== run A ==
// apb_uart
module apb_uart #(
    parameter SYSTEM_FREQUENCY = 50_000_000,
    parameter SAMPLING_RATE = 16
)(
    input pclk,  
    input preset_n,  
    input psel,
    input penable,
    input pwrite,
    input[11:0] paddr,
    input[3:0] pstrb,
    input[31:0] pwdata,
    output pready,
    output pslverr,
    output[31:0] prdata,
    output irq,
    output logic baud_o,
    output logic tick_rx, 
    input cts_n,
    input rx,
    output tx,
    output rts_n
);
Settings: LEC_CHECK=0, ABC_AREA=1, CAP_MARGIN=35, CELL_PAD_IN_SITES_DETAIL_PLACEMENT=1, CELL_PAD_IN_SITES_GLOBAL_PLACEMENT=3, CORE_MARGIN=7, CORE_UTILIZATION=45, CTS_CLUSTER_DIAMETER=196, CTS_CLUSTER_SIZE=38, GPL_ROUTABILITY_DRIVEN=1, GPL_TIMING_DRIVEN=0, HOLD_SLACK_MARGIN=-0.02, MIN_ROUTING_LAYER=met2, PLACE_DENSITY_LB_ADDON=0.05, SETUP_SLACK_MARGIN=0.98, SLEW_MARGIN=10; clock period 3.7 ns.
run.sh (not shown) runs the stock make flow with config.mk's settings and CLKGATE_MAP_FILE=.
Run A: aborted in 3_3_place_gp (tool error)
Input-level comparison between run B and run A:
# run A
export LEC_CHECK = 0
export ABC_AREA = 1
export CAP_MARGIN = 35
export CELL_PAD_IN_SITES_DETAIL_PLACEMENT = 1
export CELL_PAD_IN_SITES_GLOBAL_PLACEMENT = 3
export CORE_MARGIN = 7
export CORE_UTILIZATION = 45
export CTS_CLUSTER_DIAMETER = 196
export CTS_CLUSTER_SIZE = 38
export GPL_ROUTABILITY_DRIVEN = 1
export GPL_TIMING_DRIVEN = 0
export HOLD_SLACK_MARGIN = -0.02
export MIN_ROUTING_LAYER = met2
export PLACE_DENSITY_LB_ADDON = 0.05
export SETUP_SLACK_MARGIN = 0.98
export SLEW_MARGIN = 10
create_clock -name core_clock -period 3.7 [get_ports {pclk}]
# run B
export LEC_CHECK = 0
export CAP_MARGIN = 20
export CORE_MARGIN = 2
export CORE_UTILIZATION = 33
export SLEW_MARGIN = 20
create_clock -name core_clock -period 27.7 [get_ports {pclk}]
[summary]
Run B went all the way through the flow, and no timing, DRC or antenna check failed. Looking at post-synthesis sequential area ratio, run B sits 1.2 points above run A. Run B vs run A — synthesized netlist net count dropped by more than 10%. Re post-synth tally of flip-flops with integrated enable: no difference whatsoever between run B and run A. Count of distinct cell types in the synthesized netlist of run B exceeds that of run A by more than a quarter. Relative to run A, the chip area from the yosys synthesis statistics measured on run B has decreased by a few percent.
The following lists how run C was set up differently from run B:
# run B
export LEC_CHECK = 0
export CAP_MARGIN = 20
export CORE_MARGIN = 2
export CORE_UTILIZATION = 33
export SLEW_MARGIN = 20
create_clock -name core_clock -period 27.7 [get_ports {pclk}]
# run C
export LEC_CHECK = 0
export CAP_MARGIN = 20
export CORE_MARGIN = 2
export CORE_UTILIZATION = 14
export SLEW_MARGIN = 20
create_clock -name core_clock -period 30.6 [get_ports {pclk}]
Findings:
- Compared with run B, in run C initial cell density of the core now sits lower; mean instance size in the synthesized netlist now sits at about the same level; number of well-tap cells placed now sits higher; total met2 wirelength after detailed routing now sits higher; insertion delay to the later sink of the worst-skew pair now sits at about the same level.
- Run C reports its uppermost layer routed as met4 while run B reports met5.
- Run B → run C: global-route usage went down, critical path depth went down, core utilization went down, logic gate share of total power did not really move, arrival time reported for the critical path endpoint went down.
- When the final numbers for run C and run B were put side by side, the number of cells after detailed placement turned out to be greater in run C.
Setup changes, run C to run D
# run C
export LEC_CHECK = 0
export CAP_MARGIN = 20
export CORE_MARGIN = 2
export CORE_UTILIZATION = 14
export SLEW_MARGIN = 20
create_clock -name core_clock -period 30.6 [get_ports {pclk}]
# run D
export LEC_CHECK = 0
export CAP_MARGIN = 20
export CORE_MARGIN = 2
export CORE_UTILIZATION = 48
export CTS_CLUSTER_SIZE = 98
export SLEW_MARGIN = 20
create_clock -name core_clock -period 12.0 [get_ports {pclk}]
[summary]
Delta (run D minus run C): number of sinks on the clock net comparable; critical path depth in cells now larger; cell area now smaller; maximum resistive drop on vdd now larger.


Setup of alpha:
apb_uart again, from the RTL that the note above started with.
## apb_uart
module apb_uart #(
    parameter SYSTEM_FREQUENCY = 50_000_000,
    parameter SAMPLING_RATE = 16
)(
    input pclk,  
    input preset_n,  
    input psel,
    input penable,
    input pwrite,
    input[11:0] paddr,
    input[3:0] pstrb,
    input[31:0] pwdata,
    output pready,
    output pslverr,
    output[31:0] prdata,
    output irq,
    output logic baud_o,
    output logic tick_rx, 
    input cts_n,
    input rx,
    output tx,
    output rts_n
);
    localparam logic [11:0] ADDR_TDR = 12'h000;
    localparam logic [11:0] ADDR_RDR = 12'h004;
    localparam logic [11:0] ADDR_LCR = 12'h008;
    localparam logic [11:0] ADDR_OCR = 12'h00C;
    localparam logic [11:0] ADDR_LSR = 12'h010;
    localparam logic [11:0] ADDR_FCR = 12'h014;
    localparam logic [11:0] ADDR_IER = 12'h018;
    localparam logic [11:0] ADDR_IIR = 12'h01C;
    localparam logic [11:0] ADDR_HCR = 12'h020;
    logic [31:0] tdr;
    logic [31:0] rdr;
  ...
export LEC_CHECK = 0
export ABC_AREA = 1
export CAP_MARGIN = 20
export CORE_MARGIN = 2
export CORE_UTILIZATION = 71
export CTS_CLUSTER_DIAMETER = 258
export CTS_CLUSTER_SIZE = 15
export HOLD_SLACK_MARGIN = 0.29
export MAX_ROUTING_LAYER = met4
export PLACE_DENSITY = 0.61
export SLEW_MARGIN = 20
create_clock -name core_clock -period 11.2 [get_ports {pclk}]
alpha ended with every stage complete and zero timing, DRC or antenna violations.
What beta does differently from alpha at the input level:
Settings: CTS_CLUSTER_DIAMETER no longer set, was 258; PLACE_DENSITY no longer set, was 0.61; MAX_ROUTING_LAYER no longer set, was met4; ABC_AREA no longer set, was 1; CTS_CLUSTER_SIZE no longer set, was 15; HOLD_SLACK_MARGIN no longer set, was 0.29; CORE_UTILIZATION now 40, was 71; the clock period (ns, I/O delays scaled along) now 6.06, was 11.2.
### Flow results
- beta went all the way through the flow, and no timing, DRC or antenna check failed.
- The xor/xnor share of the synthesized area of beta exceeds that of alpha by 1.2 points.
- The multi-input gate share of total cell area of beta exceeds that of alpha by 0.78 points.
- Launch point of the worst path = preset_n: alpha; launch point of the worst path = paddr_d[3]: beta
- When beta is set beside alpha, its worst setup slack turns out to be 3.34 ns smaller.
- Instance count of the mapped netlist ended up 21% lower on beta than on alpha.
- Compared with alpha, beta is the more power-hungry design.
- | wire length per cell | beta vs alpha | 0.50% lower |
The following lists how gamma was set up differently from beta:
Settings: an added SETUP_SLACK_MARGIN of 0.66; a change of CORE_UTILIZATION from 40 to 70; a change of the clock period (ns, I/O delays scaled along) from 6.06 to 4.41.
[summary]
Run comparison: beta type of the worst min-delay path flip-flop to flip-flop; gamma type of the worst min-delay path primary input to async pin. Changes observed in gamma relative to beta: total leakage power fell about 0.9%, sequential share of layout area grew by 1.1 points, signed area change from the synthesized netlist to the final layout lower. On net switching share of the total power, the lower figure sits with gamma, not beta. Looking at top achievable clock speed across both flows, gamma is the stronger of the two, with beta trailing.
Here is what was changed in the inputs of delta compared with gamma.
Settings: swapping 0.66 for 0.85 in SETUP_SLACK_MARGIN; swapping 4.41 for 3.44 in the clock period (ns, I/O delays scaled along).
Results
Relative to gamma, total power increased by 30% in delta.
delta vs gamma — weighted congestion reported at the end of routability-driven placement rose about 1.7%.
Total routing resource utilization after global routing for delta: 1.3 points up relative to gamma
Compared to gamma, delta has overall via count from detail_route 351 higher.
delta: setup slack is 0.23 ns lower than what gamma reported.
In the reports for delta and gamma, the smaller share of power burned in registers belongs to delta.
First-iteration DRC count delta (delta − gamma): favourable
Between delta and gamma, the difference in area used by sequential logic in the layout is negligible.
Relative area change from synthesis to final layout for delta: 2.1 points up relative to gamma
Power and IR drop assume default switching activity.
